==> inputs of run a <==
## DMAC
module DMAC #(
    parameter AXI_ID_WD   = 2,
    parameter AXI_DATA_WD = 32,
    parameter AXI_ADDR_WD = 32,
    parameter AXI_STRB_WD = 4
)(
    input                      AXI_ACLK,
    input                      AXI_ARESETN,    
    input                      cmd_valid,
    input  [AXI_ADDR_WD-1 : 0] cmd_addr,
    input  [AXI_ID_WD-1   : 0] cmd_id,
    input  [1 : 0]             cmd_burst,
    input  [2 : 0]             cmd_size,
    input  [AXI_ADDR_WD-1 : 0] cmd_len,
    output                     cmd_ready,
    output                     cmd_abort,
    output [AXI_ADDR_WD-1 : 0] AXI_AWADDR,
    output [AXI_ID_WD-1   : 0] AXI_AWID,
    output [1 : 0]             AXI_AWBURST,
    output [2 : 0]             AXI_AWSIZE,
    output [7 : 0]             AXI_AWLEN,
    output                     AXI_AWVALID,
    input                      AXI_AWREADY,
    output [AXI_DATA_WD-1 : 0] AXI_WDATA,
    output [AXI_STRB_WD-1 : 0] AXI_WSTRB,
    output                     AXI_WLAST,
    output                     AXI_WVALID,
    input                      AXI_WREADY,
    input  [AXI_ID_WD-1   : 0] AXI_BID,
    input  [1 : 0]             AXI_BRESP,
    input                      AXI_BVALID,
    output                     AXI_BREADY,
    output [AXI_ADDR_WD-1 : 0] AXI_ARADDR,
    output [AXI_ID_WD-1   : 0] AXI_ARID,
    output [1 : 0]             AXI_ARBURST,
    output [2 : 0]             AXI_ARSIZE,
    output [7 : 0]             AXI_ARLEN,
    output                     AXI_ARVALID,
    input                      AXI_ARREADY,
    input  [AXI_DATA_WD-1 : 0] AXI_RDATA,
    input                      AXI_RLAST,
    input  [AXI_ID_WD-1   : 0] AXI_RID,
    input  [1 : 0]             AXI_RRESP,
    input                      AXI_RVALID,
    output                     AXI_RREADY
);
wire w_cmd_ready, r_cmd_ready;
wire w_cmd_abort, r_cmd_abort;
assign cmd_ready = w_cmd_ready && r_cmd_ready;
assign cmd_abort = w_cmd_abort || r_cmd_abort;
wire cmd_valid_both = cmd_valid && cmd_ready;
axi_master_write #(
    .AXI_ID_WD(AXI_ID_WD),
    .AXI_DATA_WD(AXI_DATA_WD),
    .AXI_ADDR_WD(AXI_ADDR_WD),
    .AXI_STRB_WD(AXI_STRB_WD)
) axi_master_write(
    .M_AXI_ACLK(AXI_ACLK),
    .M_AXI_ARESETN(AXI_ARESETN),    
    .w_cmd_valid(cmd_valid_both),
  ...
clock: 1.64 ns
lec_check: 0
abc_area: 1
cap_margin: 0
cell_pad_in_sites_global_placement: 1
core_margin: 2
core_utilization: 72
cts_cluster_diameter: 360
cts_cluster_size: 77
max_routing_layer: met5
min_routing_layer: met1
place_density_lb_addon: 0.0
setup_slack_margin: 0.46
slew_margin: 20
tns_end_percent: 80
run.sh (not shown) runs the stock make flow with config.mk's settings and CLKGATE_MAP_FILE=.
==> run b (differences from run a) <==
==> flow/config.mk (replaced) <==
export PLATFORM = sky130hd
export DESIGN_NAME = DMAC
export DESIGN_NICKNAME = DMAC
export VERILOG_FILES = /design/flow/design.v
export SDC_FILE = /design/flow/constraint.sdc
export NUM_CORES = 4
export LEC_CHECK = 0
export CAP_MARGIN = 20
export CORE_MARGIN = 2
export CORE_UTILIZATION = 14
export SLEW_MARGIN = 20
==> flow/constraint.sdc (replaced) <==
create_clock -name core_clock -period 9.12 [get_ports {AXI_ACLK}]
set_input_delay 1.8240 -clock core_clock [delete_from_list [all_inputs] [get_ports {AXI_ACLK}]]
set_output_delay 1.8240 -clock core_clock [all_outputs]
set_load 0.01 [all_outputs]
==> qor summary <==
| quantity | run a | run b |
|---|---|---|
| Status | aborted with a tool error | no timing/DRC/antenna violations |
| Last stage reached | global placement without I/O | - |
| Xor and xnor area share after synthesis | 3.029% | 8.055% |
| Gate Count Post-Synth | 2731 | 1865 |
| Die boundary height | 171.7 um | 364.1 um |
| Synth Area in Simple Gates | 28.48% | 19.55% |
| Yosys stat cell total | 2731 | 1865 |
| Mapped Area | 20240 um2 | 18160 um2 |
| Number of placement rows | 61 | 132 |
| Core Area | 27710 um2 | 129200 um2 |
| Adder-Cell Fraction of Synth Area | 4.549% | 5.071% |
| Post-Syn Nets | 2921 | 2055 |
| Chip area in the Yosys report | 20240 um2 | 18160 um2 |
| Chip area | 29470 um2 | 132600 um2 |
| Floorplan die width | 171.7 um | 364.1 um |
| Multiplexer fraction of the synthesized cell area | 0.09889% | 5.051% |

---

==> trial 79 <==
Starting RTL as in the previous note.
Settings: LEC_CHECK=0, ABC_AREA=1, CAP_MARGIN=0, CELL_PAD_IN_SITES_GLOBAL_PLACEMENT=1, CORE_MARGIN=2, CORE_UTILIZATION=72, CTS_CLUSTER_DIAMETER=368, CTS_CLUSTER_SIZE=77, MAX_ROUTING_LAYER=met5, MIN_ROUTING_LAYER=met1, PLACE_DENSITY_LB_ADDON=0.0, SETUP_SLACK_MARGIN=0.19, SLEW_MARGIN=20, TNS_END_PERCENT=80; clock period 1.64 ns.
==> trial 76: changes against trial 79 <==
- ABC_AREA: 1 -> unset
- CAP_MARGIN: 0 -> 20
- CELL_PAD_IN_SITES_GLOBAL_PLACEMENT: 1 -> unset
- CORE_UTILIZATION: 72 -> 68
- CTS_CLUSTER_DIAMETER: 368 -> unset
- CTS_CLUSTER_SIZE: 77 -> 37
- MAX_ROUTING_LAYER: met5 -> unset
- MIN_ROUTING_LAYER: met1 -> unset
- PLACE_DENSITY_LB_ADDON: 0.0 -> unset
- SETUP_SLACK_MARGIN: 0.19 -> unset
- TNS_END_PERCENT: 80 -> unset
==> flow/constraint.sdc (replaced) <==
create_clock -name core_clock -period 2.94 [get_ports {AXI_ACLK}]
set_input_delay 0.5880 -clock core_clock [delete_from_list [all_inputs] [get_ports {AXI_ACLK}]]
set_output_delay 0.5880 -clock core_clock [all_outputs]
set_load 0.01 [all_outputs]
==> build 11: changes against trial 79 <==
- ABC_AREA: 1 -> unset
- CAP_MARGIN: 0 -> 20
- CELL_PAD_IN_SITES_GLOBAL_PLACEMENT: 1 -> unset
- CORE_UTILIZATION: 72 -> 68
- CTS_CLUSTER_DIAMETER: 368 -> unset
- CTS_CLUSTER_SIZE: 77 -> 37
- MAX_ROUTING_LAYER: met5 -> unset
- MIN_ROUTING_LAYER: met1 -> unset
- PLACE_DENSITY_LB_ADDON: 0.0 -> unset
- SETUP_SLACK_MARGIN: 0.19 -> unset
- TNS_END_PERCENT: 80 -> unset
==> flow/constraint.sdc (replaced) <==
create_clock -name core_clock -period 2.63 [get_ports {AXI_ACLK}]
set_input_delay 0.5260 -clock core_clock [delete_from_list [all_inputs] [get_ports {AXI_ACLK}]]
set_output_delay 0.5260 -clock core_clock [all_outputs]
set_load 0.01 [all_outputs]
==> trial 13: changes against trial 79 <==
- ABC_AREA: 1 -> unset
- CAP_MARGIN: 0 -> 20
- CELL_PAD_IN_SITES_GLOBAL_PLACEMENT: 1 -> unset
- CORE_UTILIZATION: 72 -> 40
- CTS_CLUSTER_DIAMETER: 368 -> unset
- CTS_CLUSTER_SIZE: 77 -> unset
- MAX_ROUTING_LAYER: met5 -> unset
- MIN_ROUTING_LAYER: met1 -> unset
- PLACE_DENSITY_LB_ADDON: 0.0 -> unset
- SETUP_SLACK_MARGIN: 0.19 -> unset
- TNS_END_PERCENT: 80 -> unset
==> flow/constraint.sdc (replaced) <==
create_clock -name core_clock -period 3.97 [get_ports {AXI_ACLK}]
set_input_delay 0.7940 -clock core_clock [delete_from_list [all_inputs] [get_ports {AXI_ACLK}]]
set_output_delay 0.7940 -clock core_clock [all_outputs]
set_load 0.01 [all_outputs]
==> results <==
metric                                                                                             trial 79                build 11                                   trial 13                                    trial 76
Top layer used by detailed routing                                                                        -                       -                                       met5                                        met4
Core Util at FP                                                                                       0.731                   0.695                                      0.403                                       0.695
Reg2reg setup slack                                                                                       -                       -                                    0.35 ns                                    -0.48 ns
Worst reg2reg path depth                                                                                  -                       -                                         14                                          12
Amount of wire on met3 after detailed routing                                                             -                       -                                    3290 um                                     7340 um
Number of vias per cell after detailed routing                                                            -                       -                                       5.36                                        6.70
Status                                                                               stopped before the end  stopped before the end                    complete, no violations                  complete, but fails checks
Last stage reached                                                             global placement without I/O          global routing                                          -                                           -
Layout check failures                                                                                     -                       -                                          -                        negative setup slack
Startpoint type of the worst setup path                                                                   -                       -                                  flip-flop                                   flip-flop
Number of clock sinks seen by CTS                                                                         -                     341                                        341                                         341
Basic-gate share of the synthesized area counting and, or, nand and nor cells                         0.285                   0.196                                      0.196                                       0.196
Per-instance average area after synthesis                                                        7.41 sq um              9.74 sq um                                 9.74 sq um                                  9.74 sq um
RR Endpoint                                                                                               -                       -  axi_master_read.rd_max_burst[4]$_DFFE_PN_  axi_master_write.wr_max_burst[8]$_DFFE_PP_
Footprint of the multi-input gates                                                                        -                       -                                 9050 sq um                                  9680 sq um
Area fraction in compound gates                                                                       0.132                   0.121                                      0.121                                       0.121
Main power group                                                                                          -                       -                           sequential cells                            sequential cells
Kind of path behind the tightest hold check                                                               -                       -                                 reg -> reg                                  reg -> reg

---

==> v4 <==
DMAC again, from the RTL that the note above started with.
==> flow/config.mk <==
export PLATFORM = sky130hd
export DESIGN_NAME = DMAC
export DESIGN_NICKNAME = DMAC
export VERILOG_FILES = /design/flow/design.v
export SDC_FILE = /design/flow/constraint.sdc
export NUM_CORES = 4
export LEC_CHECK = 0
export ABC_AREA = 0
export CAP_MARGIN = 25
export CELL_PAD_IN_SITES_DETAIL_PLACEMENT = 2
export CELL_PAD_IN_SITES_GLOBAL_PLACEMENT = 2
export CORE_MARGIN = 2
export CORE_UTILIZATION = 43
export GPL_ROUTABILITY_DRIVEN = 0
export GPL_TIMING_DRIVEN = 0
export MIN_ROUTING_LAYER = met1
export SLEW_MARGIN = 20
==> flow/constraint.sdc <==
create_clock -name core_clock -period 6.4 [get_ports {AXI_ACLK}]
set_input_delay 1.2800 -clock core_clock [delete_from_list [all_inputs] [get_ports {AXI_ACLK}]]
set_output_delay 1.2800 -clock core_clock [all_outputs]
set_load 0.01 [all_outputs]
==> v32 (differences from v4) <==
==> flow/config.mk (replaced) <==
export PLATFORM = sky130hd
export DESIGN_NAME = DMAC
export DESIGN_NICKNAME = DMAC
export VERILOG_FILES = /design/flow/design.v
export SDC_FILE = /design/flow/constraint.sdc
export NUM_CORES = 4
export LEC_CHECK = 0
export CAP_MARGIN = 20
export CORE_MARGIN = 2
export CORE_UTILIZATION = 70
export CTS_CLUSTER_SIZE = 35
export HOLD_SLACK_MARGIN = 0.3
export SETUP_SLACK_MARGIN = -0.3
export SLEW_MARGIN = 20
export TNS_END_PERCENT = 5
==> flow/constraint.sdc (replaced) <==
create_clock -name core_clock -period 2.94 [get_ports {AXI_ACLK}]
set_input_delay 0.5880 -clock core_clock [delete_from_list [all_inputs] [get_ports {AXI_ACLK}]]
set_output_delay 0.5880 -clock core_clock [all_outputs]
set_load 0.01 [all_outputs]
==> v36 (differences from v4) <==
==> flow/config.mk (replaced) <==
export PLATFORM = sky130hd
export DESIGN_NAME = DMAC
export DESIGN_NICKNAME = DMAC
export VERILOG_FILES = /design/flow/design.v
export SDC_FILE = /design/flow/constraint.sdc
export NUM_CORES = 4
export LEC_CHECK = 0
export CAP_MARGIN = 20
export CORE_MARGIN = 2
export CORE_UTILIZATION = 63
export CTS_CLUSTER_SIZE = 93
export SLEW_MARGIN = 20
==> flow/constraint.sdc (replaced) <==
create_clock -name core_clock -period 5.63 [get_ports {AXI_ACLK}]
set_input_delay 1.1260 -clock core_clock [delete_from_list [all_inputs] [get_ports {AXI_ACLK}]]
set_output_delay 1.1260 -clock core_clock [all_outputs]
set_load 0.01 [all_outputs]
==> results_dict.tcl <==
# collected from the flow reports
set metrics [dict create \
    outcome "complete, no violations" \
    finalNonFillerCells 2468 \
    drtPass1Iterations 6 \
    pwr-share-clk 0.320 \
    intPower_uw 5506 \
    final_cell_area_mm2 0.02190 \
    clock_latency_ps 520 \
    maxUsedRoutingLayer "met5" \
    wl_met2_um 22420 \
    warnings 72 \
]
Source of the figures above: v36

==> results_dict.tcl <==
# collected from the flow reports
set metrics [dict create \
    finalNonFillerCells 2617 \
    drtPass1Iterations 8 \
    wl_met2_um 30710 \
    maxUsedRoutingLayer "met4" \
    so_faults "setup timing" \
    fin_ws_ps -594.2 \
    warnings 74 \
    outcome "failed layout checks" \
    setup_violations 79 \
]
Source of the figures above: v32

==> results_dict.tcl <==
# collected from the flow reports
set metrics [dict create \
    pwr-share-clk 0.318 \
    p_total_uw 7291 \
    clock_latency_ps 560 \
    intPower_uw 4857 \
    grt_max_degree 31 \
    outcome "complete, no violations" \
    max_slew_margin 0.3585 \
    drtPass1Iterations 5 \
    wl_met2_um 34370 \
    maxUsedRoutingLayer "met5" \
    finalNonFillerCells 2697 \
]
Source of the figures above: v4


---

==> inputs of trial 34 <==
DMAC again, from the RTL that the note above started with.
==> flow/config.mk <==
export PLATFORM = sky130hd
export DESIGN_NAME = DMAC
export DESIGN_NICKNAME = DMAC
export VERILOG_FILES = /design/flow/design.v
export SDC_FILE = /design/flow/constraint.sdc
export NUM_CORES = 4
export LEC_CHECK = 0
export ABC_AREA = 0
export CAP_MARGIN = 25
export CELL_PAD_IN_SITES_DETAIL_PLACEMENT = 0
export CELL_PAD_IN_SITES_GLOBAL_PLACEMENT = 2
export CORE_MARGIN = 2
export CORE_UTILIZATION = 43
export GPL_ROUTABILITY_DRIVEN = 0
export GPL_TIMING_DRIVEN = 1
export MIN_ROUTING_LAYER = met1
export SLEW_MARGIN = 20
==> flow/constraint.sdc <==
create_clock -name core_clock -period 6.4 [get_ports {AXI_ACLK}]
set_input_delay 1.2800 -clock core_clock [delete_from_list [all_inputs] [get_ports {AXI_ACLK}]]
set_output_delay 1.2800 -clock core_clock [all_outputs]
set_load 0.01 [all_outputs]
==> inputs of trial 84, as changes to trial 34 <==
==> flow/config.mk (replaced) <==
export PLATFORM = sky130hd
export DESIGN_NAME = DMAC
export DESIGN_NICKNAME = DMAC
export VERILOG_FILES = /design/flow/design.v
export SDC_FILE = /design/flow/constraint.sdc
export NUM_CORES = 4
export LEC_CHECK = 0
export CAP_MARGIN = 20
export CORE_MARGIN = 2
export CORE_UTILIZATION = 68
export CTS_CLUSTER_SIZE = 37
export SETUP_SLACK_MARGIN = 0.81
export SLEW_MARGIN = 20
==> flow/constraint.sdc (replaced) <==
create_clock -name core_clock -period 3.55 [get_ports {AXI_ACLK}]
set_input_delay 0.7100 -clock core_clock [delete_from_list [all_inputs] [get_ports {AXI_ACLK}]]
set_output_delay 0.7100 -clock core_clock [all_outputs]
set_load 0.01 [all_outputs]
==> inputs of build 62, as changes to trial 34 <==
==> flow/config.mk (replaced) <==
export PLATFORM = sky130hd
export DESIGN_NAME = DMAC
export DESIGN_NICKNAME = DMAC
export VERILOG_FILES = /design/flow/design.v
export SDC_FILE = /design/flow/constraint.sdc
export NUM_CORES = 4
export LEC_CHECK = 0
export CAP_MARGIN = 20
export CORE_MARGIN = 2
export CORE_UTILIZATION = 72
export SLEW_MARGIN = 20
==> flow/constraint.sdc (replaced) <==
create_clock -name core_clock -period 4.73 [get_ports {AXI_ACLK}]
set_input_delay 0.9460 -clock core_clock [delete_from_list [all_inputs] [get_ports {AXI_ACLK}]]
set_output_delay 0.9460 -clock core_clock [all_outputs]
set_load 0.01 [all_outputs]
==> notes <==
Build 62 completed with no timing, DRC or antenna violations. Trial 34 finished clean. Trial 84 finished with setup timing left.
The highest first-iteration DRC count belongs to trial 84, the lowest to trial 34.
In trial 34 the critical path depth is lower than in trial 84, by 1.
Between build 62 and trial 34, the lower global-route usage is in trial 34 (gap 14 points).
In sequential cell count, trial 34 and build 62 do not differ.
Non-clock buffer count, highest first: trial 84, build 62, trial 34.
The lowest final area belongs to build 62, the highest to trial 84.
Die size: trial 34 > trial 84 > build 62.
==> figures <==
quantity                                                                      trial 34                         trial 84                     build 62
Placed Area                                                                 20800 um^2                       21100 um^2                   20600 um^2
Met3 track demand over resource                                                 0.0420                           0.0612                       0.0779
Actual slew at the worst max-slew pin                                         0.986 ns                          1.17 ns                      1.02 ns
Sequential share of power                                                        0.422                            0.380                        0.423
Min-Delay Endpoint                                       axi_master_read.axi_arsize[0]  axi_master_write.axi_awburst[0]  axi_master_read.axi_arid[0]
Non-clock buffers                                                                  230                              370                          231
HPWL after DPL                                                                37700 um                         35900 um                     34900 um
Slew headroom                                                                    0.343                            0.211                        0.322
Part of the total power dissipated in the clock network                          0.319                            0.284                        0.312
Biggest cell delay along the critical path                                     0.66 ns                          1.02 ns                      0.73 ns
Post-Route Utilization                                                           0.528                            0.917                        0.874
Core Density at Floorplan                                                        0.434                            0.695                        0.727
Status                                                no timing/DRC/antenna violations         finished with violations  no timing/DRC/antenna violations
Layout check failures                                                                -                     setup timing                            -
Met2 wirelength from detailed routing                                         23300 um                         30300 um                     24800 um
Global-route wire length before repair                                        80300 um                         86500 um                     78700 um
Power and IR drop assume default switching activity.
